### design.v
`timescale 1ns / 1ps
module processor(clk,rst,ld,kernel,o_img_re,o_img_addr,i_img_data,
                 o_out_we,o_out_addr,o_out_data,o_complete);
input clk,rst,ld;
input [143:0] kernel;
output o_img_re;
output [16:0] o_img_addr;
input [7:0] i_img_data;
output o_out_we;
output [15:0] o_out_addr;
output [7:0] o_out_data;
output o_complete;
wire pc_ctrl_sig;
wire [31:0] new_pc,o_pc,o_instr;
wire [36:0] WB_DATA;
wire wb_en;
wire [2:0] o_ctrl_alu;
wire o_bse,o_rd_ctrl,o_en;
wire [5:0] o_funct;
wire [4:0] o_shift_amt;
wire [31:0] o_a,o_b,o_b_ex,o_se,o_aluout_ex,o_mem_data,o_aluout_mem;
wire [4:0] o_rd,o_rd_ex,o_rd_mem;
wire [2:0] o_ctrl_mux,o_ctrl_mux_ex;
wire complete;
assign o_complete = complete;
IF    instruction_fetch(clk,rst,ld,kernel,new_pc,pc_ctrl_sig,o_pc,o_instr,complete);
ID    instruction_decode(clk,rst,ld,wb_en,WB_DATA[36:32],WB_DATA[31:0],o_pc,o_instr,o_ctrl_alu,o_bse,o_funct,o_shift_amt,o_a,o_b,o_se,o_rd,o_ctrl_mux,new_pc,pc_ctrl_sig);
EX    execute(clk,rst,ld,o_ctrl_alu,o_bse,o_funct,o_shift_amt,o_a,o_b,o_se,o_rd,o_ctrl_mux,o_ctrl_mux_ex,o_aluout_ex,o_b_ex,o_rd_ex);
ME    memory (clk,rst,ld,o_ctrl_mux_ex,o_aluout_ex,o_rd_ex,o_img_re,o_img_addr,i_img_data,o_rd_ctrl,o_en,o_mem_data,o_aluout_mem,o_rd_mem);
MW    mem_write(o_ctrl_mux_ex,o_aluout_ex,o_b_ex,complete,o_out_we,o_out_addr,o_out_data);
WB    wirte_back(o_rd_ctrl,o_en,o_mem_data,o_aluout_mem,o_rd_mem,WB_DATA,wb_en);
endmodule
`timescale 1ns / 1ps
module p_c(clk,rst,ld,run,ppc,npc);
input clk,rst,ld,run;
input [31:0] ppc;
output reg [31:0] npc;
always @(posedge clk) begin
        if(rst | ld)
            npc <= 0;
        else if(run)
            npc <= ppc;
end
endmodule
module IRAM(mul_1,mul_2,mul_3,mul_4,mul_5,mul_6,mul_7,mul_8,mul_9,pc,instr);
input [15:0] mul_1,mul_2,mul_3,mul_4,mul_5,mul_6,mul_7,mul_8,mul_9;
input [31:0] pc;
output reg [31:0] instr;
localparam AAD   = 6'b000001,
           AADI  = 6'b000010,
           MULI  = 6'b000011,
           SUBI  = 6'b000100,
           BEQ   = 6'b000101,
           JUMP  = 6'b000110,
           STORE = 6'b000111,
           LOAD  = 6'b001000,
           NOOP  = 6'b001001;
localparam REG_0  = 5'b00000,
           REG_1  = 5'b00001,
           REG_2  = 5'b00010,
           REG_3  = 5'b00011,
           REG_4  = 5'b00100,
           REG_5  = 5'b00101,
           REG_6  = 5'b00110,
           REG_7  = 5'b00111,
           REG_8  = 5'b01000,
           REG_9  = 5'b01001,
           REG_10 = 5'b01010,
           REG_11 = 5'b01011,
           REG_12 = 5'b01100,
           REG_13 = 5'b01101,
           REG_14 = 5'b01110,
           REG_15 = 5'b01111,
           REG_16 = 5'b10000,
           REG_17 = 5'b10001,
           REG_18 = 5'b10010,
           REG_19 = 5'b10011,
           REG_20 = 5'b10100,
           REG_21 = 5'b10101,
           REG_22 = 5'b10110,
           REG_23 = 5'b10111,
           REG_24 = 5'b11000,
           REG_25 = 5'b11001,
           REG_26 = 5'b11010,
           REG_27 = 5'b11011,
           REG_28 = 5'b11100,
           REG_29 = 5'b11101,
           REG_30 = 5'b11110,
           REG_31 = 5'b11111;
always @(*) begin
            instr = {NOOP,REG_0 ,REG_0 ,16'b0000_0000_0000_0000};
            case (pc[31:2])
                0 : instr = {AADI,REG_0,REG_1,16'b0000_0000_0000_0000};      
                1 : instr = {AADI,REG_0,REG_2,16'b0000_0000_0000_0000};      
                2 : instr = {AADI,REG_0,REG_3,16'b0000_0000_0000_0000};      
                3 : instr = {AADI,REG_0,REG_4,16'b0000_0000_0000_0000};      
                4 : instr = {AADI,REG_0,REG_5,16'b0000_0000_0000_0000};      
                5 : instr = {AADI,REG_0,REG_6,16'b0000_0000_0000_0000};      
                6 : instr = {AADI,REG_0,REG_7,16'b0000_0000_0000_0000};      
                7 : instr = {AADI,REG_0,REG_8,16'b0000_0000_0000_0000};      
                8 : instr = {AADI,REG_0,REG_9,16'b0000_0000_0000_0000};      
                9 : instr = {AADI,REG_0,REG_10,16'b0000_0000_0000_0000};      
               10 : instr = {AADI,REG_0,REG_25,16'b0000_0000_0000_0000};      
               11 : instr = {AADI,REG_0,REG_26,16'b0000_0001_0000_0000};      
               12 : instr = {AADI,REG_0,REG_27,16'b0000_0000_0000_0000};      
               13 : instr = {AADI,REG_0,REG_28,16'b0000_0000_0000_0000};      
               14 : instr = {AADI,REG_0,REG_29,16'b0000_0000_0000_0000};      
               15 : instr = {AADI,REG_0,REG_30,16'b0000_0000_0000_0000};      
               16 : instr = {AADI,REG_0,REG_31,16'b0000_0000_0000_0000};      
               17 : instr = {NOOP,REG_0 ,REG_0 ,16'b0000_0000_0000_0000};      
               18 : instr = {NOOP,REG_0 ,REG_0 ,16'b0000_0000_0000_0000};      
               19 : instr = {NOOP,REG_0 ,REG_0 ,16'b0000_0000_0000_0000};      
               20 : instr = {NOOP,REG_0 ,REG_0 ,16'b0000_0000_0000_0000};      
               21 : instr = {NOOP,REG_0 ,REG_0 ,16'b0000_0000_0000_0000};      
               22 : instr = {MULI,REG_30,REG_29,16'b0000_0001_0000_0010};      
               23 : instr = {NOOP,REG_0 ,REG_0 ,16'b0000_0000_0000_0000};      
               24 : instr = {NOOP,REG_0 ,REG_0 ,16'b0000_0000_0000_0000};      
               25 : instr = {NOOP,REG_0 ,REG_0 ,16'b0000_0000_0000_0000};      
               26 : instr = {NOOP,REG_0 ,REG_0 ,16'b0000_0000_0000_0000};      
               27 : instr = {NOOP,REG_0 ,REG_0 ,16'b0000_0000_0000_0000};      
               28 : instr = {AAD ,REG_29,REG_31,REG_29,5'b00000,6'b000000};    
               29 : instr = {NOOP,REG_0 ,REG_0 ,16'b0000_0000_0000_0000};      
               30 : instr = {NOOP,REG_0 ,REG_0 ,16'b0000_0000_0000_0000};      
               31 : instr = {NOOP,REG_0 ,REG_0 ,16'b0000_0000_0000_0000};      
               32 : instr = {NOOP,REG_0 ,REG_0 ,16'b0000_0000_0000_0000};      
               33 : instr = {NOOP,REG_0 ,REG_0 ,16'b0000_0000_0000_0000};      
               34 : instr = {AADI,REG_29,REG_28,16'b0000_0001_0000_0010};      
               35 : instr = {AADI,REG_29,REG_27,16'b0000_0010_0000_0100};      
               36 : instr = {LOAD,REG_29,REG_1,16'b0000_0000_0000_0000};       
               37 : instr = {LOAD,REG_29,REG_2,16'b0000_0000_0000_0001};       
               38 : instr = {LOAD,REG_29,REG_3,16'b0000_0000_0000_0010};       
               39 : instr = {LOAD,REG_28,REG_4,16'b0000_0000_0000_0000};       
               40 : instr = {LOAD,REG_28,REG_5,16'b0000_0000_0000_0001};       
               41 : instr = {LOAD,REG_28,REG_6,16'b0000_0000_0000_0010};       
               42 : instr = {LOAD,REG_27,REG_7,16'b0000_0000_0000_0000};       
               43 : instr = {LOAD,REG_27,REG_8,16'b0000_0000_0000_0001};       
               44 : instr = {LOAD,REG_27,REG_9,16'b0000_0000_0000_0010};       
               45 : instr = {MULI,REG_1 ,REG_1,mul_1};                         
               46 : instr = {MULI,REG_2 ,REG_2,mul_2};                         
               47 : instr = {MULI,REG_3 ,REG_3,mul_3};                         
               48 : instr = {MULI,REG_4 ,REG_4,mul_4};                         
               49 : instr = {MULI,REG_5 ,REG_5,mul_5};                         
               50 : instr = {MULI,REG_6 ,REG_6,mul_6};                         
               51 : instr = {MULI,REG_7 ,REG_7,mul_7};                         
               52 : instr = {MULI,REG_8 ,REG_8,mul_8};                         
               53 : instr = {MULI,REG_9 ,REG_9,mul_9};                         
               54 : instr = {AAD ,REG_1 ,REG_2 ,REG_2 ,5'b00000,6'b000000};    
               55 : instr = {AAD ,REG_3 ,REG_4 ,REG_4 ,5'b00000,6'b000000};    
               56 : instr = {AAD ,REG_5 ,REG_6 ,REG_6 ,5'b00000,6'b000000};    
               57 : instr = {AAD ,REG_7 ,REG_8 ,REG_8 ,5'b00000,6'b000000};    
               58 : instr = {NOOP,REG_0 ,REG_0 ,16'b0000_0000_0000_0000};      
               59 : instr = {AAD ,REG_2 ,REG_9 ,REG_2 ,5'b00000,6'b000000};    
               60 : instr = {AAD ,REG_4 ,REG_6 ,REG_4 ,5'b00000,6'b000000};    
               61 : instr = {NOOP,REG_0 ,REG_0 ,16'b0000_0000_0000_0000};      
               62 : instr = {NOOP,REG_0 ,REG_0 ,16'b0000_0000_0000_0000};      
               63 : instr = {NOOP,REG_0 ,REG_0 ,16'b0000_0000_0000_0000};      
               64 : instr = {AAD ,REG_2 ,REG_8 ,REG_2 ,5'b00000,6'b000000};    
               65 : instr = {NOOP,REG_0 ,REG_0 ,16'b0000_0000_0000_0000};      
               66 : instr = {NOOP,REG_0 ,REG_0 ,16'b0000_0000_0000_0000};      
               67 : instr = {NOOP,REG_0 ,REG_0 ,16'b0000_0000_0000_0000};      
               68 : instr = {NOOP,REG_0 ,REG_0 ,16'b0000_0000_0000_0000};      
               69 : instr = {AAD ,REG_4 ,REG_2 ,REG_10 ,5'b00000,6'b000000};    
               70 : instr = {AADI ,REG_31 ,REG_31,16'b0000_0000_0000_0001};    
               71 : instr = {NOOP,REG_0 ,REG_0 ,16'b0000_0000_0000_0000};      
               72 : instr = {NOOP,REG_0 ,REG_0 ,16'b0000_0000_0000_0000};      
               73 : instr = {NOOP,REG_0 ,REG_0 ,16'b0000_0000_0000_0000};      
               74 : instr = {STORE,REG_25,REG_10 ,16'b0000_0000_0000_0000};    
               75 : instr = {AADI ,REG_25 ,REG_25,16'b0000_0000_0000_0001};    
               76 : instr = {BEQ  ,REG_31 ,REG_26,16'b0000_0000_0000_0011};    
               77 : instr = {NOOP,REG_0 ,REG_0 ,16'b0000_0000_0000_0000};      
               78 : instr = {NOOP,REG_0 ,REG_0 ,16'b0000_0000_0000_0000};      
               79 : instr = {JUMP , 26'b00_0000_0000_0000_0000_0001_0101};  
               80 : instr = {NOOP,REG_0 ,REG_0 ,16'b0000_0000_0000_0000};      
               81 : instr = {AADI ,REG_0 ,REG_31 ,16'b0000_0000_0000_0000};    
               82 : instr = {AADI ,REG_30 ,REG_30,16'b0000_0000_0000_0001};    
               83 : instr = {NOOP,REG_0 ,REG_0 ,16'b0000_0000_0000_0000};      
               84 : instr = {NOOP,REG_0 ,REG_0 ,16'b0000_0000_0000_0000};      
               85 : instr = {NOOP,REG_0 ,REG_0 ,16'b0000_0000_0000_0000};      
               86 : instr = {NOOP,REG_0 ,REG_0 ,16'b0000_0000_0000_0000};      
               87 : instr = {BEQ  ,REG_30 ,REG_26,16'b0000_0000_0000_0011};    
               88 : instr = {NOOP,REG_0 ,REG_0 ,16'b0000_0000_0000_0000};      
               89 : instr = {JUMP , 26'b00_0000_0000_0000_0000_0001_0101};  
               90 : instr = {NOOP,REG_0 ,REG_0 ,16'b0000_0000_0000_0000};      
               91 : instr = {NOOP,REG_0 ,REG_0 ,16'b0000_0000_0000_0000};      
               default : instr = {NOOP,REG_0 ,REG_0 ,16'b0000_0000_0000_0000};
            endcase
end
endmodule
module inc_pc(ppc,npc);
input  [31:0] ppc;
output [31:0] npc;
assign npc = ppc + 4;
endmodule
module if_mux(c_sig,inc_pc,jump_addr,pc);
input c_sig;
input [31:0] inc_pc;
input [31:0] jump_addr;
output reg [31:0] pc;
always @(*) begin
       case(c_sig)
             0 : pc = inc_pc;
             1 : pc = jump_addr;
             default : pc = inc_pc;
       endcase
end
endmodule
module IF(clk,rst,ld,kernel,new_pc,pc_ctrl_sig,o_pc,o_instr,comp);
input clk,rst,ld;
input [143:0] kernel;
input [31:0] new_pc;
input pc_ctrl_sig;
output reg [31:0] o_pc,o_instr;
output comp;
localparam NOOP_INSTR = {6'b001001,26'b0};
wire [31:0] ppc,npc,incre_pc;
wire [31:0] instr;
reg complete;
reg run;
reg [15:0] k1,k2,k3,k4,k5,k6,k7,k8,k9;
assign comp = complete;
always @(posedge clk) begin
      if(ld) begin
          k1 <= kernel[15:0];
          k2 <= kernel[31:16];
          k3 <= kernel[47:32];
          k4 <= kernel[63:48];
          k5 <= kernel[79:64];
          k6 <= kernel[95:80];
          k7 <= kernel[111:96];
          k8 <= kernel[127:112];
          k9 <= kernel[143:128];
      end
end
wire at_end = (npc[31:2] == 92);
always @(posedge clk) begin
      if(rst) begin
          run <= 0;
          complete <= 0;
      end
      else if(ld) begin
          run <= 1;
          complete <= 0;
      end
      else if(run & at_end) begin
          run <= 0;
          complete <= 1;
      end
end
p_c    pc(clk,rst,ld,run & ~at_end,ppc,npc);
IRAM   iram(k1,k2,k3,k4,k5,k6,k7,k8,k9,npc,instr);
inc_pc increment_pc(npc,incre_pc);
if_mux IF_mucx(pc_ctrl_sig,incre_pc,new_pc,ppc);
always @(posedge clk) begin
      if(rst | ld) begin
          o_pc <= 0;
          o_instr <= NOOP_INSTR;
      end
      else begin
          o_pc <= incre_pc;
          o_instr <= (run & ~at_end) ? instr : NOOP_INSTR;
      end
end
endmodule
`timescale 1ns / 1ps
module control_unit(opcode,c_sig);
input [5:0] opcode;
output reg [10:0]c_sig;
always @(*) begin
       case(opcode)
           1 : c_sig = 11'b0_0_0_0_0_000_0_0_1;  
           2 : c_sig = 11'b0_1_0_0_1_001_0_0_1;  
           3 : c_sig = 11'b0_1_0_0_1_010_0_0_1;  
           4 : c_sig = 11'b0_1_0_0_1_011_0_0_1;  
           5 : c_sig = 11'b1_0_1_0_0_111_0_0_0;  
           6 : c_sig = 11'b1_0_0_1_0_111_0_0_0;  
           7 : c_sig = 11'b0_1_0_0_1_001_0_1_0;  
           8 : c_sig = 11'b0_1_0_0_1_001_1_0_1;  
           default : c_sig = 11'b0_0_0_0_0_111_0_0_0;  
       endcase
end
endmodule
module sign_extend(in_1,out);
input [15:0] in_1;
output reg [31:0] out;
wire s_bit = in_1[15];
always @(*) begin
       out = {s_bit,{16{1'b0}},in_1[14:0]};
end
endmodule
module branch_npc_add(in_1,in_2,out);
input [31:0] in_1,in_2;
output reg [31:0] out;
always @(*) begin
     if(in_1[31] == in_2[31]) begin
           out[30:0] =   in_1[30:0] + in_2[30:0];
           out[31] = in_1[31];
     end
     else begin
          if(in_1[30:0] > in_2[30:0]) begin
                out[30:0] =   in_1[30:0] - in_2[30:0];
                out[31] = in_1[31];
          end
          else begin
                out[30:0] =   in_2[30:0] - in_1[30:0];
                out[31] = in_2[31];
          end
     end
end
endmodule
module regbank(clk,rs,rt,we,rd,i_data,a,b,comp_sig);
input clk;
input [4:0] rs,rt,rd;
input we;
input [31:0] i_data;
output reg [31:0] a,b;
output comp_sig;
reg [31:0] regs [0:31];
function exists;
input [4:0] n;
begin
      exists = (n >= 1 && n <= 10) || (n >= 25);
end
endfunction
always @(posedge clk) begin
      if(we && exists(rd))
            regs[rd] <= i_data;
end
always @(*) begin
      if(!exists(rs))
            a = 0;
      else if(we && rd == rs)
            a = i_data;
      else
            a = regs[rs];
      if(!exists(rt))
            b = 0;
      else if(we && rd == rt)
            b = i_data;
      else
            b = regs[rt];
end
assign comp_sig = (a == b);
endmodule
module ID(clk,rst,ld,i_we,i_rd,wb,i_pc,i_instr,o_ctrl_alu,o_bse,o_funct,o_shift_amt,o_a,o_b,o_se,o_rd,o_ctrl_mux,new_pc,pc_ctrl_sig);
input clk,rst,ld;
input i_we;
input [4:0]  i_rd;
input [31:0] wb;
input [31:0] i_pc,i_instr;
output reg [2:0] o_ctrl_alu;
output reg o_bse;
output reg [5:0] o_funct;
output reg [4:0] o_shift_amt;
output reg [31:0] o_a,o_b,o_se;
output reg [4:0] o_rd;
output reg [2:0] o_ctrl_mux;
output [31:0] new_pc;
output pc_ctrl_sig;
wire [10:0] c_sig;
wire [31:0] a,b,se,npc_se,npc_branch;
wire [4:0] rd;
wire comp_sig;
control_unit      cu(i_instr[31:26],c_sig);
regbank           reg_bank(clk,i_instr[25:21],i_instr[20:16],i_we,i_rd,wb,a,b,comp_sig);
sign_extend       sig_ext(i_instr[15:0],se);
assign rd = c_sig[9] ?  i_instr[20:16] : i_instr[15:11];
branch_npc_add bna({i_instr[15],{14{1'b0}},i_instr[14:0],2'b00},i_pc[31:0],npc_se);
assign npc_branch = (c_sig[8]&comp_sig) ? npc_se : i_pc[31:0];
assign new_pc = c_sig[7] ? {i_pc[31:28],i_instr[25:0],2'b00} : npc_branch;
assign pc_ctrl_sig = c_sig[10];
always @(posedge clk) begin
    o_ctrl_alu <= c_sig[5:3];
    o_bse <= c_sig[6];
    o_funct <= i_instr[5:0];
    o_shift_amt <= i_instr[10:6];
    o_a <= a;
    o_b <= b;
    o_se <= se;
    o_rd <= rd;
    if(rst | ld)
        o_ctrl_mux <= 3'b000;
    else
        o_ctrl_mux <= {c_sig[2],c_sig[1],c_sig[0]};
end
endmodule
`timescale 1ns / 1ps
module ctrl_alu(c_sig,i_func,i_shift_amt,func,shift_amt);
input [2:0]c_sig;
input [5:0] i_func;
input [4:0] i_shift_amt;
output reg [5:0] func;
output reg [4:0] shift_amt;
always @(*) begin
     shift_amt = i_shift_amt;
     case(c_sig)
          0 : func = i_func;       
          1 : func = 6'b0;         
          2 : func = 6'b000011;    
          3 : func = 6'b000001;    
          default : func = 6'b0;
     endcase
end
endmodule
module alu(func,shiftamt,a,b,o_data);
input [5:0] func;
input [4:0] shiftamt;
input [31:0] a,b;
output reg [31:0] o_data;
always @(*) begin
              o_data = 0;
              case(func)
                   0 : begin
                        if(a[31] == b[31]) begin
                             o_data[30:0] =   a[30:0] + b[30:0];
                             o_data[31] = a[31];
                        end
                       else begin
                            if(a[30:0] > b[30:0]) begin
                                  o_data[30:0] =   a[30:0] - b[30:0];
                                  o_data[31] =     a[31];
                            end
                       else begin
                                  o_data[30:0] =   b[30:0] - a[30:0];
                                  o_data[31] = b[31];
                       end
                  end
                   end
                   1 : o_data = a - b;
                   3 : begin
                         o_data[31]  = a[31]^b[31];
                         o_data[30:0]= a[30:0] * b[30:0];
                   end
                   4 : o_data = b >> shiftamt;
                   5 : o_data = b << shiftamt;
                   6 : o_data = a >> shiftamt;
                   7 : o_data = a << shiftamt;
                   default : o_data = 0;
              endcase
end
endmodule
module EX(clk,rst,ld,i_c_sig,i_bse,i_funct,i_shift_amt,i_a,i_b,i_se,i_rd,i_ctrl_mux,o_ctrl_mux,o_aluout,o_b,o_rd);
input clk,rst,ld;
input [2:0] i_c_sig;
input i_bse;
input [5:0] i_funct;
input [4:0] i_shift_amt;
input [31:0] i_a,i_b,i_se;
input [4:0] i_rd;
input [2:0] i_ctrl_mux;
output reg [2:0]  o_ctrl_mux;
output reg [31:0] o_aluout,o_b;
output reg [4:0]  o_rd;
wire [5:0] func;
wire [4:0] shift_amt;
wire [31:0] b_se,aluout;
ctrl_alu control_alu(i_c_sig,i_funct,i_shift_amt,func,shift_amt);
alu      ALU(func,shift_amt,i_a,b_se,aluout);
assign b_se = i_bse ? i_se : i_b;
always @(posedge clk) begin
      o_aluout   <= aluout;
      o_b        <= i_b;
      o_rd       <= i_rd;
      if(rst | ld)
            o_ctrl_mux <= 3'b000;
      else
            o_ctrl_mux <= i_ctrl_mux;
end
endmodule
`timescale 1ns / 1ps
module ME(clk,rst,ld,i_ctrl_mux_ex,i_aluout_ex,i_rd_ex,o_img_re,o_img_addr,i_img_data,o_rd_ctrl,o_en,o_mem_data,o_aluout_mem,o_rd_mem);
input clk,rst,ld;
input [2:0]  i_ctrl_mux_ex;
input [31:0] i_aluout_ex;
input [4:0]  i_rd_ex;
output o_img_re;
output [16:0] o_img_addr;
input [7:0] i_img_data;
output reg o_rd_ctrl,o_en;
output reg [31:0] o_mem_data,o_aluout_mem;
output reg [4:0] o_rd_mem;
assign o_img_re   = (i_ctrl_mux_ex[2:1] == 2);
assign o_img_addr = i_aluout_ex[16:0];
always @(posedge clk) begin
       o_rd_ctrl <= i_ctrl_mux_ex[2];
       if(rst | ld)
             o_en <= 1'b0;
       else
             o_en <= i_ctrl_mux_ex[0];
       o_mem_data <= {24'b0,i_img_data};
       o_aluout_mem <= i_aluout_ex;
       o_rd_mem <= i_rd_ex;
end
endmodule
module MW(i_ctrl_mux_ex,i_aluout_ex,i_b_ex,complete,o_we,o_addr,o_data);
input [2:0]  i_ctrl_mux_ex;
input [31:0] i_aluout_ex,i_b_ex;
input complete;
output o_we;
output [15:0] o_addr;
output reg [7:0] o_data;
assign o_we   = (i_ctrl_mux_ex[2:1] == 1) & ~complete;
assign o_addr = i_aluout_ex[15:0];
always @(*) begin
          if(i_b_ex[31] == 1)
              o_data = 8'b00000000;
          else if(i_b_ex >= 255)
              o_data = 8'b11111111;
          else
              o_data = i_b_ex[7:0];
end
endmodule
`timescale 1ns / 1ps
module WB(i_rd_ctrl,i_en,i_mem_data,i_aluout_mem,i_rd_mem,WB_DATA,o_we);
input i_rd_ctrl,i_en;
input [31:0] i_mem_data,i_aluout_mem;
input [4:0] i_rd_mem;
output [36:0] WB_DATA;
output o_we;
wire [31:0] data = i_rd_ctrl ? i_mem_data : i_aluout_mem;
assign WB_DATA = {i_rd_mem,data};
assign o_we = i_en;
endmodule
### run.sh
#!/bin/bash
# the make line also repeats each setting of config.mk as NAME=value (left out here)
make -C /OpenROAD-flow-scripts/flow DESIGN_CONFIG=/design/flow/config.mk WORK_HOME=/design/flow/orfs CLKGATE_MAP_FILE= finish
### config.mk
export PLATFORM = sky130hd
export DESIGN_NAME = processor
export DESIGN_NICKNAME = processor
export VERILOG_FILES = /design/flow/design.v
export SDC_FILE = /design/flow/constraint.sdc
export NUM_CORES = 4
export LEC_CHECK = 0
export ABC_AREA = 0
export CAP_MARGIN = 0
export CELL_PAD_IN_SITES_DETAIL_PLACEMENT = 2
export CELL_PAD_IN_SITES_GLOBAL_PLACEMENT = 2
export CORE_ASPECT_RATIO = 1.47
export CORE_MARGIN = 7
export CORE_UTILIZATION = 40
export CTS_CLUSTER_DIAMETER = 120
export GPL_ROUTABILITY_DRIVEN = 0
export GPL_TIMING_DRIVEN = 0
export MAX_ROUTING_LAYER = met4
export MIN_ROUTING_LAYER = met2
export PLACE_DENSITY = 0.87
export SETUP_SLACK_MARGIN = 1.31
export SLEW_MARGIN = 30
export TNS_END_PERCENT = 90
### constraint.sdc
create_clock -name core_clock -period 9.58 [get_ports {clk}]
set_input_delay 1.9160 -clock core_clock [delete_from_list [all_inputs] [get_ports {clk}]]
set_output_delay 1.9160 -clock core_clock [all_outputs]
set_load 0.01 [all_outputs]
==> run summary, run 1 <==
Implementation results. Per the synthesis report, the dominant area consumer among library cells is edfxtp_1. Number of buffer cells added on primary ports landed at slightly below 200. Share of synthesized registers carrying an async set or reset landed at 0%. Once the floorplan was initialized, standard cells occupied about 40% of the core.

Sorting the synthesis cell report by count puts at the top edfxtp_1. The detailed placer reported the number of placed instances as 10,990. Per the CTS log, the root buffer master is clkbuf_16. In this run, synthesis produced a sequential element count of around 1,500.

Total I/O pin count landed at 199. Fraction of the mapped netlist area in simple logic gates landed at ~8.8%. The tool reported: "[ERROR GRT-0116] Global routing finished with congestion. Check the congestion regions in the DRC Viewer".

Count of yosys warnings during synthesis landed at 14. Post-cts hold buffer count landed at 0. Die width landed at between 400 and 500 um. Detailed placement finished with a half-perimeter wire length of about 380,000 um.

Area share of fa/ha/maj cells after synthesis landed at approximately 12%. Total routing usage reported by global routing landed at between 80% and 90%. In this run, synthesis inferred 1,144 flip-flops with an integrated enable. For reference, the post-synthesis area per instance comes to about 12 um2. The flow did not finish.

Per the OpenROAD floorplan log, the height of the die is slightly below 600 um. Share of the synthesized area in the top cell type landed at approximately two fifths. Multiplexer cells account for 16.21% of the synthesized area.

Synthesis area per yosys landed at a little under 90,000 um2. Post-synthesis instance total landed at 7,279. The number of clock buffers added by TritonCTS is about 150. By area the synthesized netlist is led by edfxtp_1 (38%), mux4_2 (12%), fa_1 (8.6%).

Maximum clock insertion buffer count landed at 4. In the synthesized netlist, the dominant kind of combinational cell is multiplexers. Yosys cell count landed at approximately 7,300.

Total clock sinks landed at ~1,500. The total area inside the core boundary comes to between 200,000 and 250,000 um2. Per the synth stats, the flop cell with the highest instance count is edfxtp_1. Placed standard-cell area landed at just under 100,000 um2. Sequential cells were found to cover a little under half of the synthesized design area. Total congestion overflow landed at about 4,400.

It got as far as global routing (5_1_grt) and failed there. Die area landed at roughly 240,000 um2. Tally of unique sky130hd cells used after synthesis landed at about 100. In this run the cell area of the synthesized design comes to roughly 90,000 um2.

Ranked by instance count, the synthesized netlist is headed by edfxtp_1 (1,144), nor2_1 (591), nand2_1 (546), inv_1 (492), mux4_2 (457). Post-synthesis xor/xnor area fraction landed at under 10%. In this run, the synthesized area fraction spent on AND-OR/OR-AND gates is recorded as just over 10%. Number of cell rows landed at around 210. Deepest level of the CTS H-tree landed at 4.
==> per-stage QoR <==
step | utilization (%) | worst slack (ns)
after floorplan | - | 1.782
after global placement | 43.50 | -1.818
after detailed placement | 44.55 | -1.444
after CTS | 46.96 | 1.315
==> layer usage <==
layer  global-route usage, %  overflow
met3                   88.20      2326
met1                       -         -
met5                       -         -
met4                   78.25       827
met2                   86.09      1259
==> timing repair <==
action / CTS
gates resized: 190
setup endpoints to repair: 23
pin swaps: 6
buffers inserted: 22
==> run 2: changes to the inputs <==
ABC_AREA = 1   (was 0)
CTS_CLUSTER_DIAMETER = 345   (was 120)
SLEW_MARGIN = 20   (was 30)
==> run 2 against run 1 <==
Compared with the run above:
- the run again fails in global routing (5_1_grt)
- die size increased by 8.7%
- synthesized cell count increased by 67%
- synthesized area increased by 9.0%
==> run summary, run 2 <==
Implementation results. After synthesis, the design contains approximately 12,000 cells according to Yosys. Ranked by instance count, the synthesized netlist is headed by nand2_1 (3,548), nand3_1 (1,401), inv_1 (1,182), edfxtp_1 (1,168), nor2_1 (998). Post-synth tally of flip-flops with integrated enable landed at between 1,000 and 1,500.

Synthesis area per yosys landed at slightly below 100,000 um2. Total congestion overflow landed at between 10,000 and 15,000. Of the post-synthesis cell area, the dominant cell type holds between 30 and 40%. Per the synthesis report, the adder-cell share of the synthesized area is between 10% and 20%. Number of cell rows landed at between 200 and 250. The die is 420.8 um wide. The post-CTS hold buffer count recorded in the log is 0. Summed over all routing layers, the global router reports a total usage of 102.3%. The synthesized netlist handed to floorplanning was reported with a cell count of 12,190. Count of yosys warnings during synthesis landed at 14. Of all flip-flops after synthesis, the portion carrying an async set or reset was 0%. Fraction of the mapped netlist area in simple logic gates landed at around a quarter. Number of storage elements in the synthesis netlist landed at 1,481.

Per the TritonCTS log, the buffer count is 167. The cell type that accounts for the most area after synthesis is edfxtp_1. Looking at the clock tree report, the root buffer type is clkbuf_16. The first error in the log reads "[ERROR GRT-0116] Global routing finished with congestion. Check the congestion regions in the DRC Viewer". The run stopped with a tool error. Yosys attributes the largest share of cell area to edfxtp_1 (36%), nand2_1 (14%), fa_1 (7.9%).

Number of cells after detailed placement landed at about 16,000. For reference, the top logic cell family by area is simple AND/OR/NAND/NOR gates. The total area inside the core boundary comes to 242,000 um2. Measured against the total synthesized area, the mux share comes to 0.2263%. After Yosys synthesis, XOR and XNOR cells account for under 10% of the synthesized area.

Post-synthesis share of cell area spent on and-or and or-and gates landed at 9.849%. In this run the number of H-tree levels came out at 4. The stage where the run came to a stop is global routing (5_1_grt). HPWL after detailed placement landed at about 530,000 um.

The clock passes through at most 4 buffers. Number of buffer cells added on primary ports landed at approximately 200. After floorplanning, the die was sized to cover around 260,000 um2. Per-instance average area after synthesis landed at around 8 um2. Cell area after technology mapping landed at approximately 97,000 um2.

Per the synthesis report, the number of distinct cell types is between 60 and 70. According to the I/O placement log, the pin count is 199. Sorting the synthesis cell report by count puts at the top nand2_1. Once the floorplan was initialized, standard cells occupied between 40% and 50% of the core. According to the CTS report, the clock sink count is roughly 1,500. The die is between 600 and 700 um tall.

Register share after synthesis landed at a little over two fifths. For this run, the leading register cell type out of synthesis is edfxtp_1.
==> run 2: layer usage <==
| metal | overflow | track usage, % |
|---|---|---|
| met1 | - | - |
| met5 | - | - |
| met3 | 6766 | 107.9 |
| met2 | 5458 | 102.3 |
| met4 | 2067 | 93.81 |
==> run 2: per-stage QoR <==
step	setup TNS (ns)	setup WS, ns	total power [W]	instance area, um2
floorplan	0	2.588	0.008097	99120
global placement	-5.079	-1.046	0.008711	105100
detailed placement	-5.410	-0.9404	0.008831	107100
CTS	0	1.264	0.01561	113300
==> run 2: what timing repair did <==
item / in CTS
setup endpoints to repair: 21
pin swaps: 4
gates resized: 202
buffers inserted: 24
==> run 3: changes to the inputs <==
ABC_AREA = default   (was 1)
CAP_MARGIN = 20   (was 0)
CELL_PAD_IN_SITES_DETAIL_PLACEMENT = 0   (was 2)
CELL_PAD_IN_SITES_GLOBAL_PLACEMENT = 1   (was 2)
CORE_ASPECT_RATIO = default   (was 1.47)
CORE_MARGIN = 6   (was 7)
CORE_UTILIZATION = 50   (was 40)
CTS_CLUSTER_DIAMETER = default   (was 345)
CTS_CLUSTER_SIZE = 46   (was default)
GPL_ROUTABILITY_DRIVEN = default   (was 0)
GPL_TIMING_DRIVEN = default   (was 0)
MAX_ROUTING_LAYER = default   (was met4)
MIN_ROUTING_LAYER = default   (was met2)
PLACE_DENSITY = default   (was 0.87)
PLACE_DENSITY_LB_ADDON = 0.27   (was default)
SETUP_SLACK_MARGIN = default   (was 1.31)
SLEW_MARGIN = 35   (was 20)
TNS_END_PERCENT = default   (was 90)
clock period = 11.1 ns   (was 9.58 ns; I/O delays follow)
==> run 3 against run 2 <==
Compared with the run above:
- synthesized cell count down 40%
- synthesized area down 8.3%
- die size down 27%
- now clean on timing, DRC and antenna
==> run summary, run 3 <==
The implementation run finished. Once placement completed, the tool counted placed cells totaling about 10,000. OpenSTA lists the critical path endpoint as execute.o_aluout[27]. Deepest level of the CTS H-tree landed at 4.

The detail route stage leaves a number of antenna-violating nets equal to 0. Part of the total power dissipated in combinational logic landed at under 10%. The tool warning count for the run is around 120. The netlist uses slightly above 100 different library cells. Per STA, the highest per-stage delay on the worst path measures 0.63 ns. Clock-pin slew reported for the worst setup and hold paths after clock tree synthesis landed at 0.06 ns.

The pin closest to its max-slew limit shows a slew of 1.045 ns. Number of buffer cells added on primary ports landed at between 150 and 200. Summing the areas of all fa, ha and maj instances in the mapped netlist gives 12.30% of the synthesized area.

met3 track demand over resource after global routing is slightly below 9%. Switching power landed at ~0.0029 W. The setup path with the least slack is of type reg2reg. The number of antenna violations at the first check in global routing was 23. Insertion delay of the later-clocked pin in the worst-skew pair landed at about 0.83 ns. STA classifies the critical path startpoint as a flop. Share of synthesized registers carrying an async set or reset landed at 0%. In this run the maximum-capacitance check reported violations numbering 0.

Setup violations remaining at the end of the flow were counted as 0. Met1 track demand over resource in global routing landed at between 40% and 50%. Switching power as a fraction of the total was reported as a little under a quarter.

Required time at the worst-slack endpoint landed at between 10 and 15 ns. Clock network power for this build is about 0.0051 W. By instance count, the cell type seen most on the critical path is fa_1. Largest net degree at the start of global routing landed at 118. Wire length of the first global-routing pass landed at between 400,000 and 500,000 um. Warnings reported by Yosys during synthesis add up to 14. The cell area that synthesis handed to floorplanning was around 89,000 um2. Per the synthesis report, the XOR/XNOR share of the synthesized area is 2.040%. The data arrival time reported for the critical path is roughly 9.4 ns. Number of global-route vias before repair landed at 65,810. Max-slew violation total from the final report landed at 0.

STA lists the startpoint of the worst hold path as instruction_decode.o_rd[4]. Internal power comes to 0.009291 W. Registers take 40,660 um2. STA classifies the critical path endpoint as a flop. Setup repair after global routing left no endpoint under its margin. Post-route setup TNS landed at 0 ns. TritonRoute output was used to compute an average wire per cell of about 31 um.

The floorplan report gives the top-level pin count as 199. The analysis attributes to cell leakage a power of about 37 nW. The largest part of the power goes to registers. Number of storage elements in the synthesis netlist landed at between 1,000 and 1,500. Placed standard-cell area landed at between 90,000 and 100,000 um2. The timing report attributes the biggest portion of critical-path delay to adder cells. Cell count along the critical path landed at 21.

Summing over every cut layer, the via total after detailed routing is between 60,000 and 70,000. In this run the VDD rail shows a maximum IR drop of 0.1463 mV. Multi-input logic area landed at around 46,000 um2.

Per-instance average area after synthesis landed at roughly 12 um2. According to the CTS report, the clock sink count is between 1,000 and 1,500. CTS added clock buffers totalling ~150.

Detailed placement ended at an HPWL of around 230,000 um. In the synthesized netlist, the dominant kind of combinational cell is multiplexers. Total congestion overflow landed at 0. Share of the synthesized area in the top cell type landed at 38.48%. Final routed wirelength across all metal layers landed at 318,300 um. The endpoint identified for the worst register-to-register timing path is execute.o_aluout[27].

Vertical die dimension landed at around 430 um. Post-synth the commonest register cell is edfxtp_1. Number of endpoints with negative hold slack in the final report landed at 0. Row generation in the floorplan step produced 154 rows.

Cell depth of the worst hold path landed at 0. The global routing report lists combined usage of all routing layers as between 30% and 40%. Final critical delay including setup and external delays landed at around 8.7 ns. Biggest fanout along the worst timing path landed at 28. Post-CTS repair changed the size of 0 cells. Synthesis area per yosys landed at 89,290 um2.

According to the hold report, the worst path is of the reg2reg type. Die width landed at roughly 430 um. Per the CTS log, the root buffer master is clkbuf_16. Mean number of vias per cell landed at 6.418. Power attributed to sequential cells is ~0.0062 W. Maximum clock insertion buffer count landed at 3. Leaving out filler cells and counting taps, the final layout contains around 10,000. Once the clock tree was built, the setup fixing pass inserted 0 buffers. Looking at the critical path, the single cell with the biggest stage delay is mux2_2. In the log, the iteration count for the first detailed-route pass is 8. Logic depth of the worst register-to-register path landed at 21. TritonCTS built the clock tree. The commonest cells after synthesis are edfxtp_1 (1,144), nor2_1 (591), nand2_1 (546), inv_1 (492), mux4_2 (457).

Of the synthesized area, sequential elements account for roughly 45%. Count of buffer and inverter cells on the critical path landed at 2. Post-cts hold buffer count landed at 0.

Relative area change from synthesis to final layout landed at 12.48%. Clock group share of total power landed at between 40% and 50%. The slew check shows that the tightest pin keeps a relative margin of a little under 30%. Based on the critical path, the design can be clocked at up to ~110 MHz. The final report gives the standard cell area, fillers excluded, as roughly 100,000 um2. The launch point of the critical path was reported as instruction_decode.o_bse. The detailed router finished its first iteration with approximately 8,200 violations. Met2 capacity usage during global routing landed at between 50% and 60%.

Layout filler cell count landed at ~15,000. Number of nets in the finished design landed at around 8,600. Initial cell density of the core landed at 50.53%. The worst path uses 78.59% of the clock period. The cell sequence reported for the critical path is buf_4, mux2_2, clkinv_1, nor2_1, fa_1, fa_1, fa_1, fa_1, fa_1, ha_1, fa_1, fa_1, ha_1, nand4_1, a311oi_1, o221a_2, a211o_1, nand3_1, and3_1, o21ai_0, o2111ai_1.

The synthesized netlist handed to floorplanning was reported with a cell count of about 7,300. Multiplexer cells account for between 10% and 20% of the synthesized area. Looking at the gate-level netlist, the highest instance count belongs to edfxtp_1.

Hold analysis lists the worst path endpoint as execute.o_rd[4]. The synthesized design contains between 1,000 and 1,500 enable-type register cells. The synth_stat.txt file lists the number of cells as approximately 7,300. Sorting the Yosys area breakdown by cell type puts at the top edfxtp_1. Number of remaining DRC errors landed at 0. The die covers 188,900 um2. Area of the core landed at 176,700 um2. The global routing stage identified its most utilized layer as met2. Final standard cell utilization of the core landed at approximately 57%. The combinational power reported by the tool is slightly below 0.0009 W. The power report attributes to the sequential group a share of about half. Register-to-register setup slack landed at ~2.4 ns.

For this design the ratio of total power to cell area is between 100 and 150 nW/um2. The flow ran to the end and the layout has no timing, DRC or antenna violations. The final timing report lists clock skew as around 0.044 ns.

Routability congestion estimate from global placement landed at 1.021. After synthesis, the cell types taking the most area are edfxtp_1 (38%), mux4_2 (12%), fa_1 (8.6%). Summing the areas of all and, or, nand and nor instances in the mapped netlist gives 8.833% of the synthesized area. Per the timing report, the most critical flop-to-flop path originates at instruction_decode.o_bse.

Post-synthesis share of cell area spent on and-or and or-and gates landed at between 10% and 20%.
## run 3: final cells by class
class | instances | share of cell area (%)
sequential | 1457 | 40.49
antenna | 11 | 0.02741
clock inverter | 83 | 0.8073
tap | 2340 | 2.915
clock buffer | 197 | 4.060
multi-input combinational | 5253 | 46.21
inverter | 517 | 1.934
timing repair buffer | 398 | 3.558
## run 3: per-layer routing
layer	vias to the layer above	share of wire [%]
met5	-	0.044
met4	8	5.9
met3	793	12
met2	4148	44
met1	33240	38
li1	27630	-
## run 3: per-stage QoR
stage	power, W	hold WS (ns)	worst slack, ns
after floorplan	0.006812	0.3096	3.302
after global placement	0.007177	0.3159	2.642
after detailed placement	0.007203	0.3143	2.536
after CTS	0.01222	0.3320	2.478
after global routing	0.01252	0.3335	2.005
final	0.01218	0.3284	2.377
==> run 4: changes to the inputs <==
CELL_PAD_IN_SITES_DETAIL_PLACEMENT = default   (was 0)
CELL_PAD_IN_SITES_GLOBAL_PLACEMENT = default   (was 1)
CORE_MARGIN = 2   (was 6)
CORE_UTILIZATION = 72   (was 50)
CTS_CLUSTER_SIZE = 51   (was 46)
PLACE_DENSITY_LB_ADDON = 0.0   (was 0.27)
SETUP_SLACK_MARGIN = 2.14   (was default)
SLEW_MARGIN = 20   (was 35)
clock period = 8.13 ns   (was 11.1 ns; I/O delays follow)
==> run 4 against run 3 <==
Compared with the run above:
- the flow now stops in global routing (5_1_grt)
- die size decreased by 33%
- synthesized area unchanged
- synthesized cell count stayed put
==> run summary, run 4 <==
Implementation results. Post-synthesis share of cell area spent on and-or and or-and gates landed at roughly a tenth. Total clock sinks landed at 1,457. The root buffer cell chosen for the clock tree is clkbuf_16.

Pin placement for this block handled slightly below 200 I/O pins. The synthesized netlist has a Yosys-reported chip area of ~89,000 um2. Per the OpenROAD floorplan log, the area of the die is between 100,000 and 150,000 um2. The detailed placer reported the number of placed instances as ~9,300. The buffer_ports step reported a buffer count of 198.

Per the synthesis report, the single largest cell type by area occupies about two fifths of cell area. The clock H-tree reported by CTS has 4 levels. HPWL after detailed placement landed at 241,600 um.

Per the Yosys statistics, synthesis produced approximately 7,300 cells. In this run, CTS created clock tree buffers numbering 147. In the synthesized netlist the dominant register cell turns out to be edfxtp_1.

At the end of routability-driven placement, the weighted congestion stood at roughly 1.1. Number of storage elements in the synthesis netlist landed at 1,457. The synthesis report lists the Yosys warning total as 14. In the synthesized netlist, the dominant kind of combinational cell is multiplexers. Overall routing resource usage recorded by global route was about 70%. Fraction of the mapped netlist area in simple logic gates landed at 8.833%. Cell area after technology mapping landed at about 89,000 um2. Per the post-synthesis report, the number of cells in the design is between 7,000 and 8,000. The run stopped with a tool error. Prior to clock tree synthesis, the placed netlist has a worst setup slack of around 0.3 ns. Looking at the gate-level netlist, the highest instance count belongs to edfxtp_1. Area share of fa/ha/maj cells after synthesis landed at 12.30%. The synthesized design spends more area on one cell type than any other, namely edfxtp_1. Area of the core landed at approximately 120,000 um2.

Initial cell density of the core landed at roughly 72%. The flow halted during global routing (5_1_grt). In the synthesized netlist, mux cells make up between 10% and 20% of the area. Maximum clock insertion buffer count landed at 3. Of all flip-flops after synthesis, the portion carrying an async set or reset was 0%. Dividing the synthesized area by the synthesized cell count gives between 10 and 15 um2. For this run the aggregate overflow at the end of global routing stands at roughly 86. The post-CTS hold buffer count recorded in the log is 0. Vertical die dimension landed at 356.1 um. The first error in the log reads "[ERROR GRT-0232] Routing congestion too high. Check the congestion heatmap in the GUI". For reference, the top cells by area after synthesis are edfxtp_1 (38%), mux4_2 (12%), fa_1 (8.6%). The synthesis run shows the most used standard cells to be edfxtp_1 (1,144), nor2_1 (591), nand2_1 (546), inv_1 (492), mux4_2 (457).

The initialized floorplan defines 129 standard-cell rows. Die width landed at ~360 um. After Yosys synthesis, XOR and XNOR cells account for a little over 2% of the synthesized area.

Post-synth tally of flip-flops with integrated enable landed at 1,144. The synthesized netlist contains roughly 100 unique library cells. The share of the Yosys chip area taken by registers is between 40% and 50%.
-- run 4: what timing repair did --
item | CTS
pin swaps | 41
buffers inserted | 48
resized | 109
endpoints found under the setup margin | 61
gates cloned | 4
-- run 4: routing by layer --
metal	GRT usage [%]	GRT overflow
met5	28.33	1
met4	63.97	41
met3	52.19	4
met2	88.42	39
met1	73.53	1
-- run 4: metrics by stage --
step	instance area (um2)	util [%]	total power (W)
2_1_floorplan	91660	-	0.009310
3_5_place_dp	95330	77.31	0.009884
3_3_place_gp	95310	77.29	0.009779
4_1_cts	101300	82.12	0.01693
==> run 5: changes to the inputs <==
ABC_AREA = 1   (was default)
CAP_MARGIN = 5   (was 20)
CELL_PAD_IN_SITES_DETAIL_PLACEMENT = 2   (was default)
CELL_PAD_IN_SITES_GLOBAL_PLACEMENT = 2   (was default)
CORE_UTILIZATION = 40   (was 72)
CTS_CLUSTER_SIZE = default   (was 51)
GPL_TIMING_DRIVEN = 0   (was default)
MAX_ROUTING_LAYER = met4   (was default)
MIN_ROUTING_LAYER = met2   (was default)
PLACE_DENSITY = 0.61   (was default)
PLACE_DENSITY_LB_ADDON = default   (was 0.0)
SETUP_SLACK_MARGIN = 1.31   (was 2.14)
TNS_END_PERCENT = 45   (was default)
clock period = 5.21 ns   (was 8.13 ns; I/O delays follow)
==> run 5 against run 4 <==
Compared with the run above:
- the flow again stops in global routing (5_1_grt)
- synthesized cell count increased by 67%
- die size is 95% higher
- synthesized area up 9.0%
==> run summary, run 5 <==
Implementation results. Area share of fa/ha/maj cells after synthesis landed at between 10% and 20%. In this run, the synthesized area fraction spent on and/or/nand/nor cells is recorded as around a quarter. Cell area after technology mapping landed at 97,330 um2.

The initialized floorplan defines 181 standard-cell rows. Post-synth the commonest register cell is edfxtp_1. Register share after synthesis landed at between 40% and 50%. According to the logs, the last stage reached was global routing (5_1_grt). Number of buffers added by the clock tree synthesis step landed at approximately 180.

Yosys cell count landed at ~12,000. The root buffer cell chosen for the clock tree is clkbuf_16. Maximum clock insertion buffer count landed at 3. Routability congestion estimate from global placement landed at 1.379.

Pin placement for this block handled between 150 and 200 I/O pins. Per-instance average area after synthesis landed at between 7 and 8 um2. The flow did not finish. Total congestion overflow landed at roughly 17,000. Count of yosys warnings during synthesis landed at 14. In the post-synthesis netlist, the cell with the most instances is nand2_1. The core region is between 200,000 and 250,000 um2. According to the Yosys statistics, the synthesized design has a chip area of 97,330 um2. The tool reported: "[ERROR GRT-0116] Global routing finished with congestion. Check the congestion regions in the DRC Viewer". The synthesis run identifies the leading combinational cell family as simple AND/OR/NAND/NOR gates. Total routing usage reported by global routing landed at 110.3%.

Die width landed at between 400 and 500 um. According to the floorplan report, the die height is ~500 um. Post-synthesis share of cell area spent on and-or and or-and gates landed at 9.849%.

Sorting the synthesized cells by area gives the leading types as edfxtp_1 (36%), nand2_1 (14%), fa_1 (7.9%). Once synthesis finished, the tally of register bits stood at about 1,500. Share of synthesized registers carrying an async set or reset landed at 0%. Synthesis handed over a netlist of between 10,000 and 15,000 instances.

The clock drives roughly 1,500 sinks. According to the floorplan report, the total die area is ~250,000 um2. Tally of unique sky130hd cells used after synthesis landed at 66.

Post-synth tally of flip-flops with integrated enable landed at ~1,200. Once detailed placement completed, the half-perimeter wirelength came to between 500,000 and 600,000 um. As logged by OpenROAD, the buffers inserted on ports number 198. Counting instances in the post-synthesis netlist gives the leading cell types as nand2_1 (3,548), nand3_1 (1,401), inv_1 (1,182), edfxtp_1 (1,168), nor2_1 (998). The synthesized netlist devotes under 10% of its cell area to XOR and XNOR gates. CTS built an H-tree with a depth of 4.

Multiplexer cells account for 0.2263% of the synthesized area. Share of the synthesized area in the top cell type landed at ~36%. Initial cell density of the core landed at roughly 40%. edfxtp_1 takes more of the synthesized area than any other cell. Post-cts hold buffer count landed at 0. In this run, placement finished with an instance count of 16,150.
-- run 5: timing repair --
item | in CTS
pin swaps | 102
buffers inserted | 117
cloned | 5
endpoints found under the setup margin | 131
resized | 969
-- run 5: layer usage --
layer / overflow / track usage, %
met4: 1769 / 97.25
met1: - / -
met3: 11760 / 126.5
met5: - / -
met2: 3757 / 103.8
-- run 5: through the flow --
step / hold WS, ns / power [W] / area [um2] / worst slack (ns)
detailed placement: 0.3132 / 0.01637 / 108000 / -5.143
CTS: 0.3292 / 0.02942 / 117900 / -2.916
floorplan: 0.3096 / 0.01490 / 99760 / -1.345
global placement: 0.3145 / 0.01615 / 105700 / -4.591
==> run 6: changes to the inputs <==
ABC_AREA = default   (was 1)
CAP_MARGIN = 20   (was 5)
CELL_PAD_IN_SITES_DETAIL_PLACEMENT = default   (was 2)
CELL_PAD_IN_SITES_GLOBAL_PLACEMENT = default   (was 2)
CORE_UTILIZATION = 57   (was 40)
GPL_TIMING_DRIVEN = default   (was 0)
MAX_ROUTING_LAYER = default   (was met4)
MIN_ROUTING_LAYER = default   (was met2)
PLACE_DENSITY = default   (was 0.61)
SETUP_SLACK_MARGIN = 2.14   (was 1.31)
TNS_END_PERCENT = default   (was 45)
clock period = 8.13 ns   (was 5.21 ns; I/O delays follow)
==> run 6 against run 5 <==
Compared with the run above:
- now clean on timing, DRC and antenna
- die size decreased by 35%
- synthesized cell count decreased by 40%
- synthesized area decreased by 8.3%
==> run summary, run 6 <==
The implementation run finished. OpenSTA lists the critical path startpoint as instruction_decode.o_bse. Remaining antenna violation count landed at 0. Detailed-route wire length per cell landed at roughly 32 um.

Total I/O pin count landed at a little under 200. Averaged over all synthesized cells, the footprint is 12.27 um2. Per the layout report, the design carries 11,710 filler cells. Total routing usage reported by global routing landed at between 40% and 50%. Relative area change from synthesis to final layout landed at 14.90%.

The post-CTS hold buffer count recorded in the log is 0. Per the Yosys statistics, synthesis produced 7,279 cells. Share of the clock period used by the worst path after layout landed at a little over 90%. Multiplexer fraction of the synthesized cell area landed at roughly 16%. Registers are responsible for between 50% and 60% of the overall power. Fmax landed at ~130 MHz.

The kind of cell with the highest combined delay along the critical path is adder cells. Cell area after technology mapping landed at between 80,000 and 90,000 um2. The tree is rooted in a clkbuf_16. Among all cell types in the netlist, the one instantiated most often is edfxtp_1. Share of synthesized registers carrying an async set or reset landed at 0%. In this run the standard cell core region covers 155,800 um2. Cell count along the critical path landed at 26. Counting both buffers and inverters, the worst setup path holds a total of 8. Required time at the worst-slack endpoint landed at 8.77 ns. Measured along the y axis, the die boundary spans around 400 um.

Setup repair after global routing could not meet its margin everywhere. The leakage power in the latest report is between 30 and 40 nW. Among the stages of the critical path, the cell type that occurs most often is fa_1.

Placed standard-cell area landed at ~96,000 um2. Share of the synthesized area in the top cell type landed at 38.48%. By area the synthesized netlist is led by edfxtp_1 (38%), mux4_2 (12%), fa_1 (8.6%). For reference, the most critical setup path is categorized as reg2reg.

Entering global routing, the biggest net connects 104 pins. The first global-routing pass estimated ~460,000 um of wire. Die width landed at 399.8 um. The timing report gives the biggest stage delay along the critical path as around 0.61 ns. Insertion delay of the later-clocked pin in the worst-skew pair landed at 0.83 ns. After technology mapping, the gate count stands at 7,279.

Clock group share of total power landed at about two fifths. The worst setup path is launched from a flop. TritonCTS built the clock tree. After Yosys synthesis, AND-OR and OR-AND compound gates account for 10.19% of the synthesized area. Data arrival time of the critical path landed at between 8 and 9 ns. Cell-internal power landed at between 0.01 and 0.015 W. In this run the worst setup path terminates at execute.o_aluout[29]. Per the timing report, the most critical flop-to-flop path originates at instruction_decode.o_bse. Per the slew report, the remaining headroom to the max-slew limit stands at 15.69%. Worst vdd rail ir drop landed at just over 0.2 mV. Cell area power density landed at around 160 nW/um2.

Per the synthesis report, the dominant area consumer among library cells is edfxtp_1. Grouping non-sequential cells by family puts the most area in multiplexers. Number of nets in the finished design landed at around 8,700. For this run, the chip area from Yosys synthesis comes to between 80,000 and 90,000 um2. Total congestion overflow landed at 0. In this run the number of H-tree levels came out at 4. STA shows the worst reg2reg path with a cell count of 26.

Summed over all failing endpoints, the final setup total negative slack is 0 ns. For reference, the placement row count at floorplan is about 150. Per the timing report, the most critical flop-to-flop path finishes at execute.o_aluout[29].

Power in combinational cells landed at approximately 0.0013 W. In the final report, the number of pins over their slew limit comes to 0. By count the netlist is led by edfxtp_1 (1,144), nor2_1 (591), nand2_1 (546), inv_1 (492), mux4_2 (457). Hold analysis shows the worst path with a depth of 0. The last timing report of the flow puts the setup violation total at 0.

Overall power consumption landed at 0.01690 W. Combinational logic is responsible for under 10% of the overall power. Count of yosys warnings during synthesis landed at 14.

The flow ran to the end and the layout has no timing, DRC or antenna violations. Of the total synthesized cell area, the portion taken by XOR and XNOR cells is roughly 2.0%. Clock group power landed at a little over 0.007 W. Wires add up to between 300,000 and 400,000 um. The routed design could run at a clock period as short as ~7.5 ns.

Max-cap violations in this run came to 0. Number of antenna violations at the first check in global routing landed at 23. Post-synth the commonest register cell is edfxtp_1. For hold timing, the worst endpoint is instruction_decode.o_ctrl_alu[0]. The number of warnings reported in the stage logs is around 130.

The worst hold path belongs to the class reg2reg. Iteration count of the initial detailed-routing pass landed at 8. Register share after synthesis landed at a little under half.

Number of storage elements in the synthesis netlist landed at around 1,500. The CTS log lists the clock sinks for this run as ~1,500. Biggest fanout along the worst timing path landed at 9.

Summed over all nets, the switching power comes to 0.004000 W. Pin slew with the least headroom to its limit landed at 1.262 ns. The launch point of the worst min-delay path is recorded as instruction_decode.c_sig[3]. The routed layout has between 60,000 and 70,000 vias. Yosys mapped a number of flops with a built-in enable equal to 1,144. STA classifies the critical path endpoint as a flop. Number of buffer cells added on primary ports landed at slightly below 200.

Register-to-register setup slack landed at 0.59 ns. Clock-pin slew reported for the worst setup and hold paths after clock tree synthesis landed at 0.06 ns. Summing the areas of all fa, ha and maj instances in the mapped netlist gives between 10% and 20% of the synthesized area. Number of endpoints with negative hold slack in the final report landed at 0. Number of remaining DRC errors landed at 0. For this run the detailed placement stage logged an HPWL of 230,500 um. Tally of unique sky130hd cells used after synthesis landed at roughly 100.

Number of buffers added by the clock tree synthesis step landed at around 150. Counting along the longest clock path gives a buffer depth of 3. Power attributed to sequential cells landed at ~0.0085 W. Fraction of the mapped netlist area in simple logic gates landed at approximately 9%.

The initial utilization of the core area, before any placement, comes to a little under three fifths. Number of global-route vias before repair landed at between 60,000 and 70,000. The routed design shows a via density per instance of roughly 6.7. The layout stage reports a final design area of between 100,000 and 150,000 um2. In this run, the number of DRC markers left after iteration 0 of detailed routing was between 9,000 and 10,000. The final weighted congestion recorded by global placement is 1.021. Clock skew after layout landed at between 0.05 and 0.06 ns. In the power breakdown, the biggest contributor is registers.

The script computed the net switching share of total power as a little under a quarter. The die covers roughly 160,000 um2. Among all stages on the critical path, the largest delay is contributed by fa_1.
==> run 6: area by class of cell <==
cell class	count	area, um2	share of cell area, %
multi-input combinational	5255	47350	46.16
antenna	6	15.01	0.01464
tap	2058	2575	2.510
clock buffer	211	4170	4.065
timing repair buffer	535	4891	4.768
clock inverter	72	924.6	0.9013
sequential	1457	40670	39.64
inverter	517	1991	1.940
==> run 6: what timing repair did <==
| action | in CTS | in global routing |
|---|---|---|
| gates cloned | 2 | 3 |
| resized | 93 | 61 |
| setup endpoints to repair | 30 | 45 |
| buffers inserted | 23 | 29 |
| pin swaps | 28 | 25 |
==> run 6: per-layer routing <==
layer / up-vias / global-route usage [%] / wire length [um] / share of wire [%]
met5: - / 0 / 125 / 0.038
met4: 18 / 20.44 / 19290 / 5.9
met3: 960 / 10.84 / 42130 / 13
met2: 4701 / 59.43 / 141400 / 44
met1: 33820 / 55.80 / 121800 / 38
li1: 27930 / - / - / -
==> run 6: stage by stage <==
step                cells  worst slack (ns)  util (%)  hold WS, ns
floorplan            7734             1.348         -       0.3096
global placement     9763          -0.07158     61.69       0.3123
detailed placement   9763          -0.02161     61.69       0.3132
CTS                 10070            0.8115     65.42       0.3242
global route        10110            0.4763     65.82       0.3301
finish              10110            0.5895     65.83       0.3249
==> run 7: changes to the inputs <==
CAP_MARGIN = 5   (was 20)
CORE_UTILIZATION = 39   (was 57)
CTS_CLUSTER_SIZE = 14   (was default)
GPL_TIMING_DRIVEN = 1   (was default)
HOLD_SLACK_MARGIN = 0.28   (was default)
MAX_ROUTING_LAYER = met5   (was default)
PLACE_DENSITY = 0.64   (was default)
SETUP_SLACK_MARGIN = default   (was 2.14)
TNS_END_PERCENT = 75   (was default)
clock period = 4.03 ns   (was 8.13 ns; I/O delays follow)
==> run 7 against run 6 <==
Compared with the run above:
- now fails the layout checks on negative setup slack
- clock skew up 0.059 ns
- worst setup slack worse by 3.9 ns
- fmax up 3.0%
- total power up 110%
- first-iteration DRC count down 14%
- hold slack better by 0.00058 ns
- final cell count up 22%
- clock power up 120%
- largest cell class unchanged
==> run summary, run 7 <==
The implementation run finished. Warnings reported by Yosys during synthesis add up to 14. Summed over all cells, the static leakage comes to between 40 and 50 nW. Post-synthesis share of cell area spent on and-or and or-and gates landed at 10.19%. The worst setup path is launched from a flop. Register-to-register setup slack landed at -3.29 ns.

The commonest register cell is edfxtp_1. Cell count along the critical path landed at 25. Summing the areas of all xor and xnor instances in the mapped netlist gives 2.040% of the synthesized area. Yosys cell count landed at slightly above 7,000. Ranked by instance count, the synthesized netlist is headed by edfxtp_1 (1,144), nor2_1 (591), nand2_1 (546), inv_1 (492), mux4_2 (457).

Number of cell rows landed at around 180. Number of max-cap violations landed at 0. Max-slew violation total from the final report landed at 0. The floorplan step defined a die boundary enclosing roughly 230,000 um2. Count of non-filler cells in the finished layout landed at approximately 12,000.

Maximum single-stage delay on the critical path landed at approximately 0.60 ns. Of the total power, the clock network draws around 43%. Counting flops with an async set or reset pin after synthesis yields a share of 0%. Post-synthesis instance total landed at roughly 7,300. Across all setup checks in the final design, the least slack found is -3.290 ns. On the reported timing paths, the clock transition at the registers reads roughly 0.060 ns.

Final number of setup-violating endpoints landed at approximately 62. The longest clock path from root to sink contains 3 buffers. The number of different library cells used by synthesis comes to 102. The final timing summary puts the cycle share of the worst path at 181.6%. For the final database, setup skew stands at between 0.1 and 0.15 ns.

The detailed router reported a total wirelength of roughly 380,000 um. Post-synth tally of flip-flops with integrated enable landed at approximately 1,100. Required time at the worst-slack endpoint landed at approximately 4.7 ns.

Cell area power density landed at approximately 300 nW/um2. Iteration count of the initial detailed-routing pass landed at 6. In the placement report, post-DP HPWL is listed as 288,700 um. Wire length of the first global-routing pass landed at between 500,000 and 600,000 um.

Total routing usage reported by global routing landed at a little under a third. Logic depth of the worst register-to-register path landed at 25. Among cell families on the critical path, the largest total delay comes from adder cells. Number of storage elements in the synthesis netlist landed at roughly 1,500. Cell depth of the worst hold path landed at 0. On the critical path, the stage with the largest delay is an instance of fa_1.

Combinational cells account for under 10% of the total power. Ranked by total cell area, the synthesized netlist is headed by edfxtp_1 (38%), mux4_2 (12%), fa_1 (8.6%). Violation count after the first detailed-routing iteration landed at ~8,300. Yosys instantiated no cell more often than edfxtp_1.

Count of buffer and inverter cells on the critical path landed at 5. Once detail routing completed, the nets flagged for antenna violations numbered 0. 199 I/O pins were placed. Per report_power, the sequential group accounts for between 40 and 50% of the total. Vertical die dimension landed at ~480 um.

The checks that failed: negative setup slack. The most critical setup path has its endpoint at execute.o_aluout[30]. Of the total synthesized cell area, the portion taken by AND, OR, NAND and NOR gates is under 10%. The clock tree has to reach about 1,500 sinks.

Of the synthesized area, sequential elements account for between 40% and 50%. Number of warnings in the stage logs landed at 125. Number of nets in the finished design landed at between 10,000 and 15,000. Number of global-route vias before repair landed at 73,450. The timing report shows the most common cell along the critical path to be fa_1.

The clock tree synthesis step divided the H-tree into 4 levels. In this run the critical register-to-register path is launched from instruction_decode.o_bse. Number of cells after detailed placement landed at between 10,000 and 15,000. Setup repair after global routing could not meet its margin everywhere. Number of buffer cells added on primary ports landed at just under 200. Die width landed at 482.5 um. The cell sitting at the root of the clock tree is a clkbuf_16. Area share of fa/ha/maj cells after synthesis landed at approximately an eighth. Detailed-route wire length per cell landed at between 30 and 40 um.

Looking at hold timing, the worst path starts from instruction_decode.o_rd[2]. In the floorplan report the effective utilization is 39.25%. Pin slew with the least headroom to its limit landed at 1.083 ns. Number of buffers added by the clock tree synthesis step landed at 161. Hold timing on the final database bottoms out at a slack of about 0.33 ns.

Combinational power for this build is approximately 0.0031 W. Number of remaining DRC errors landed at 0. Per-instance average area after synthesis landed at 12.27 um2. Relative area change from synthesis to final layout landed at 30.43%. Fmax landed at 136.6 MHz. Insertion delay of the later-clocked pin in the worst-skew pair landed at slightly below 0.9 ns. Of all nets on the critical path, the largest fanout is 8.

Area of the core landed at between 200,000 and 250,000 um2. The type recorded for the worst min-delay path is reg2reg. Cell-internal power landed at 0.02696 W.

Looking at area per cell type in the netlist, the leader is edfxtp_1. Share of the synthesized area in the top cell type landed at 38.48%. Cell area after technology mapping landed at about 89,000 um2. Headroom to the max-slew limit landed at roughly 28%. Data arrival time of the critical path landed at 7.94 ns.

In this run, power in the clock network comes to 0.0153 W. STA lists the endpoint of the worst register-to-register path as execute.o_aluout[30]. The number of antenna violations at the first check in global routing came to 21.

Share of total power consumed by net switching landed at roughly 24%. Entering global routing, the biggest net connects between 70 and 80 pins. Worst vdd rail ir drop landed at between 0.4 and 0.5 mV.

The run finished, with violations left. For reference, the critical path is launched at instruction_decode.o_bse. Global routing finished with a remaining overflow of 0.

Power attributed to sequential cells landed at between 0.015 and 0.02 W. Counting I/O delays and the setup requirement, the final critical path takes 7.320 ns. The biggest slice of the total power is consumed by registers. For the final routed database, the setup TNS stands at -94.54 ns. Overall via count from detail_route landed at 72,430. The congestion estimate from routability-driven global placement came to 1.069. After synthesis, the share of cell area in mux cells is between 10% and 20%. The synthesis run identifies the leading combinational cell family as multiplexers.

For this design the total switching power over the nets is about 0.0086 W. Number of endpoints with negative hold slack in the final report landed at 0. Hold analysis lists the worst path endpoint as execute.o_rd[2]. The worst setup path is of the reg2reg kind.

Synthesis area per yosys landed at ~89,000 um2. TritonCTS built the clock tree. Dividing the detail-routed via count by the number of cells gives 5.848. The worst setup path is captured at a flop.
## run 7: cell type report
cell class,count,area (um2)
timing repair buffer,1841,16310
clock buffer,224,4398
tap,3009,3765
multi-input combinational,5253,48260
inverter,517,1989
clock inverter,73,1046
antenna,10,25.02
sequential,1457,40660
fill,19870,111000
## run 7: repair_timing
| action | 4_1_cts | 5_1_grt |
|---|---|---|
| setup buffers | 76 | 43 |
| cloned | 5 | 1 |
| hold buffers | 0 | 0 |
| gates resized | 289 | 144 |
| endpoints found under the hold margin | 0 | 0 |
| endpoints found under the setup margin | 63 | 66 |
| pin swaps | 135 | 97 |
## run 7: through the flow
stage	area, um2	setup WS [ns]	utilization (%)	power [W]
2_1_floorplan	91760	-2.752	-	0.01878
3_3_place_gp	108000	-3.519	47.45	0.02032
3_5_place_dp	108000	-3.523	47.45	0.02038
4_1_cts	115500	-3.240	50.79	0.03566
5_1_grt	116400	-3.503	51.18	0.03651
6_report	116500	-3.290	51.19	0.03556
## run 7: metal layers
metal / vias to the layer above / wire, um / GRT usage (%)
met1: 36770 / 143400 / 41.05
met3: 986 / 35510 / 6.379
met4: 10 / 26220 / 18.79
li1: 30560 / - / -
met2: 4109 / 171100 / 49.94
met5: - / 67 / 0
Power is estimated from default activity; no workload was simulated.
